==> run a: inputs <==
==> flow/design.v <==
`timescale 1ns / 1ps
module apb_master(
    input pclk, presetn, pready, pslverr, 
    input [31:0] prdata,wdata,addr,
    input start,write,
    input [3:0] strb,
    input [2:0] prot,
    output reg psel,penable,pwrite,
    output reg [31:0] paddr,pwdata,
    output reg [3:0] pstrb,
    output reg [2:0] pprot,
    output reg done,error,
    output reg [31:0] rdata
    );
    parameter idle=2'b00,
              setup=2'b01,
              access=2'b10;
    reg [1:0] state, next;  
    always @(posedge pclk, negedge presetn) 
    begin
        if(!presetn) state<=idle;
        else state<=next;
    end 
    always @(*) begin
        case(state)
        idle: next = start?setup:idle;
        setup: next = access;
        access: next=pready?idle:access;
        default: next=idle;
    endcase    
    end 
    always @(posedge pclk,negedge presetn)
    begin
        if(!presetn) begin
        psel<=0;
        penable<=0;
        done<=0;
        error<=0;
        paddr <= 0;
        pwrite <= 0;
        pwdata <= 0;
        pstrb <= 0;
        pprot <= 0;
        rdata <= 0;
        end else begin
        case(state)
        idle: begin
            done<=0;
            error<=0;
            psel<=0;
            penable<=0;
        end
        setup: begin
            psel<=1;
            penable<=0;
            paddr<=addr;
            pwrite<=write;
            pwdata<=wdata;
            pstrb<=strb;
            pprot<=prot;
        end
        access: begin
            penable<=1;
            if(pready) begin
                done<=1;
                error<=pslverr;
                if(!write) rdata<=prdata;
            end
        end
    endcase
    end
    end      
endmodule
`timescale 1ns / 1ps
module apb_slave #(
    parameter base_addr = 32'h0000_0000
)(
    input         pclk,
    input         presetn,
    input         psel,
    input         penable,
    input         pwrite,
    input  [31:0] paddr,
    input  [31:0] pwdata,
    input  [3:0]  pstrb,
    input  [2:0]  pprot,
    output reg [31:0] prdata,
    output reg        pready,
    output reg        pslverr
);
    reg [31:0] regfile [0:3];
    wire [1:0] reg_sel    = paddr[3:2];
    wire       addr_valid = (paddr[31:4] == base_addr[31:4]);
    always @(posedge pclk or negedge presetn) begin
        if (!presetn) begin
            pready <= 0;
        end else begin
            pready <= (psel && penable);  
        end
    end
    always @(posedge pclk or negedge presetn) begin
        if (!presetn) begin
            pslverr <= 0;
        end else if (psel && penable) begin
            pslverr <= ~addr_valid;
        end else begin
            pslverr <= 0;
        end
    end
    always @(posedge pclk or negedge presetn) begin
        if (!presetn) begin
            regfile[0] <= 0;
            regfile[1] <= 0;
            regfile[2] <= 0;
            regfile[3] <= 0;
        end else if (psel && penable && pwrite && addr_valid) begin
            if (pstrb[0]) regfile[reg_sel][7:0]   <= pwdata[7:0];
            if (pstrb[1]) regfile[reg_sel][15:8]  <= pwdata[15:8];
            if (pstrb[2]) regfile[reg_sel][23:16] <= pwdata[23:16];
            if (pstrb[3]) regfile[reg_sel][31:24] <= pwdata[31:24];
        end
    end
    always @(posedge pclk or negedge presetn) begin
        if (!presetn) begin
            prdata <= 0;
        end else if (psel && penable && !pwrite && addr_valid) begin
            prdata <= regfile[reg_sel];
        end
    end
endmodule
`timescale 1ns / 1ps
module apb_top(
    input        pclk,
    input        presetn,
    input        start,
    input        write,
    input [31:0] addr,
    input [31:0] wdata,
    input [3:0]  strb,
    input [2:0]  prot,
    output [31:0] rdata,
    output        done,
    output        error
);
    wire        psel;
    wire        penable;
    wire        pwrite;
    wire [31:0] paddr;
    wire [31:0] pwdata;
    wire [3:0]  pstrb;
    wire [2:0]  pprot;
    wire [31:0] prdata_int;
    wire        pready_int;
    wire        pslverr_int;
    wire psel0 = psel && (paddr[31:12] == 20'h00000);   
    wire psel1 = psel && (paddr[31:12] == 20'h0001);   
    wire [31:0] prdata0;
    wire        pready0;
    wire        pslverr0;
    wire [31:0] prdata1;
    wire        pready1;
    wire        pslverr1;
    assign prdata_int = psel0 ? prdata0
                      : psel1 ? prdata1
                      : 32'h0000_0000;
    assign pready_int = psel0 ? pready0
                      : psel1 ? pready1
                      : penable;
    assign pslverr_int= psel0 ? pslverr0
                      : psel1 ? pslverr1
                      : 1'b1;
    apb_master master (
        .pclk    (pclk),
        .presetn (presetn),
        .start   (start),
        .write   (write),
        .addr    (addr),
        .wdata   (wdata),
        .strb    (strb),
        .prot    (prot),
        .psel    (psel),
        .penable (penable),
        .pwrite  (pwrite),
        .paddr   (paddr),
        .pwdata  (pwdata),
        .pstrb   (pstrb),
        .pprot   (pprot),
        .done    (done),
        .error   (error),
        .rdata   (rdata),
        .prdata  (prdata_int),
        .pready  (pready_int),
        .pslverr (pslverr_int)
    );
    apb_slave #(.base_addr(32'h0000_0000)) slave0 (
        .pclk    (pclk),
        .presetn (presetn),
        .psel    (psel0),
        .penable (penable),
        .pwrite  (pwrite),
        .paddr   (paddr),
        .pwdata  (pwdata),
        .pstrb   (pstrb),
        .pprot   (pprot),
        .prdata  (prdata0),
        .pready  (pready0),
        .pslverr (pslverr0)
    );
    apb_slave #(.base_addr(32'h0000_1000)) slave1 (
        .pclk    (pclk),
        .presetn (presetn),
        .psel    (psel1),
        .penable (penable),
        .pwrite  (pwrite),
        .paddr   (paddr),
        .pwdata  (pwdata),
        .pstrb   (pstrb),
        .pprot   (pprot),
        .prdata  (prdata1),
        .pready  (pready1),
        .pslverr (pslverr1)
    );
endmodule
==> flow/run.sh <==
#!/bin/bash
# the make line also repeats each setting of config.mk as NAME=value (left out here)
make -C /OpenROAD-flow-scripts/flow DESIGN_CONFIG=/design/flow/config.mk WORK_HOME=/design/flow/orfs CLKGATE_MAP_FILE= finish
==> flow/config.mk <==
export PLATFORM = sky130hd
export DESIGN_NAME = apb_top
export DESIGN_NICKNAME = apb_top
export VERILOG_FILES = /design/flow/design.v
export SDC_FILE = /design/flow/constraint.sdc
export NUM_CORES = 4
export LEC_CHECK = 0
export ABC_AREA = 1
export CAP_MARGIN = 20
export CORE_MARGIN = 2
export CORE_UTILIZATION = 70
export CTS_CLUSTER_SIZE = 38
export HOLD_SLACK_MARGIN = 0.3
export SETUP_SLACK_MARGIN = 0.17
export SLEW_MARGIN = 20
==> flow/constraint.sdc <==
create_clock -name core_clock -period 1.66 [get_ports {pclk}]
set_input_delay 0.3320 -clock core_clock [delete_from_list [all_inputs] [get_ports {pclk}]]
set_output_delay 0.3320 -clock core_clock [all_outputs]
set_load 0.01 [all_outputs]
==> run b (differences from run a) <==
==> flow/config.mk (replaced) <==
export PLATFORM = sky130hd
export DESIGN_NAME = apb_top
export DESIGN_NICKNAME = apb_top
export VERILOG_FILES = /design/flow/design.v
export SDC_FILE = /design/flow/constraint.sdc
export NUM_CORES = 4
export LEC_CHECK = 0
export ABC_AREA = 1
export CAP_MARGIN = 30
export CORE_ASPECT_RATIO = 1.03
export CORE_MARGIN = 2
export CORE_UTILIZATION = 16
export CTS_CLUSTER_DIAMETER = 220
export CTS_CLUSTER_SIZE = 15
export GPL_ROUTABILITY_DRIVEN = 1
export PLACE_DENSITY_LB_ADDON = 0.14
export SETUP_SLACK_MARGIN = 0.11
export SLEW_MARGIN = 30
==> flow/constraint.sdc (replaced) <==
create_clock -name core_clock -period 2.38 [get_ports {pclk}]
set_input_delay 0.4760 -clock core_clock [delete_from_list [all_inputs] [get_ports {pclk}]]
set_output_delay 0.4760 -clock core_clock [all_outputs]
set_load 0.01 [all_outputs]
==> run c (differences from run a) <==
==> flow/config.mk (replaced) <==
export PLATFORM = sky130hd
export DESIGN_NAME = apb_top
export DESIGN_NICKNAME = apb_top
export VERILOG_FILES = /design/flow/design.v
export SDC_FILE = /design/flow/constraint.sdc
export NUM_CORES = 4
export LEC_CHECK = 0
export CAP_MARGIN = 20
export CELL_PAD_IN_SITES_GLOBAL_PLACEMENT = 0
export CORE_ASPECT_RATIO = 0.7
export CORE_MARGIN = 8
export CORE_UTILIZATION = 48
export CTS_CLUSTER_SIZE = 19
export PLACE_DENSITY_LB_ADDON = 0.06
export SLEW_MARGIN = 20
export TNS_END_PERCENT = 60
==> flow/constraint.sdc (replaced) <==
create_clock -name core_clock -period 2.53 [get_ports {pclk}]
set_input_delay 0.5060 -clock core_clock [delete_from_list [all_inputs] [get_ports {pclk}]]
set_output_delay 0.5060 -clock core_clock [all_outputs]
set_load 0.01 [all_outputs]
==> qor summary <==
item	run b	run a	run c
Slowest cell on crit path	dfrtp_1	dfrtp_1	nor4_1
Mi-comb count	1,358	1,363	680
Fin crit period	2.18 ns	2.30 ns	2.34 ns
Status	no timing/DRC/antenna violations	finished with violations	no timing/DRC/antenna violations
Violated checks	-	negative setup slack	-
Initial DRC count	841	2,569	602
Data-path buffer share of cell area in the final layout	0.0955	0.129	0.0952
Worst-case setup margin in the final layout	0.203 ns	-0.638 ns	0.187 ns
Synthesized-area fraction occupied by and/or/nand/nor cells	0.217	0.217	0.0632
Worst Hold Path EP	-	master.paddr[6]	slave1.regfile[2][19]
Max rail drop VDD	0.573 mV	1.28 mV	0.545 mV
Aoi/oai-family share of the synthesized area	0.141	0.141	0.0227
Worst slack at placement	0.0674 ns	-0.417 ns	-0.00785 ns
Total number of vias	13.7k	17.1k	10.6k
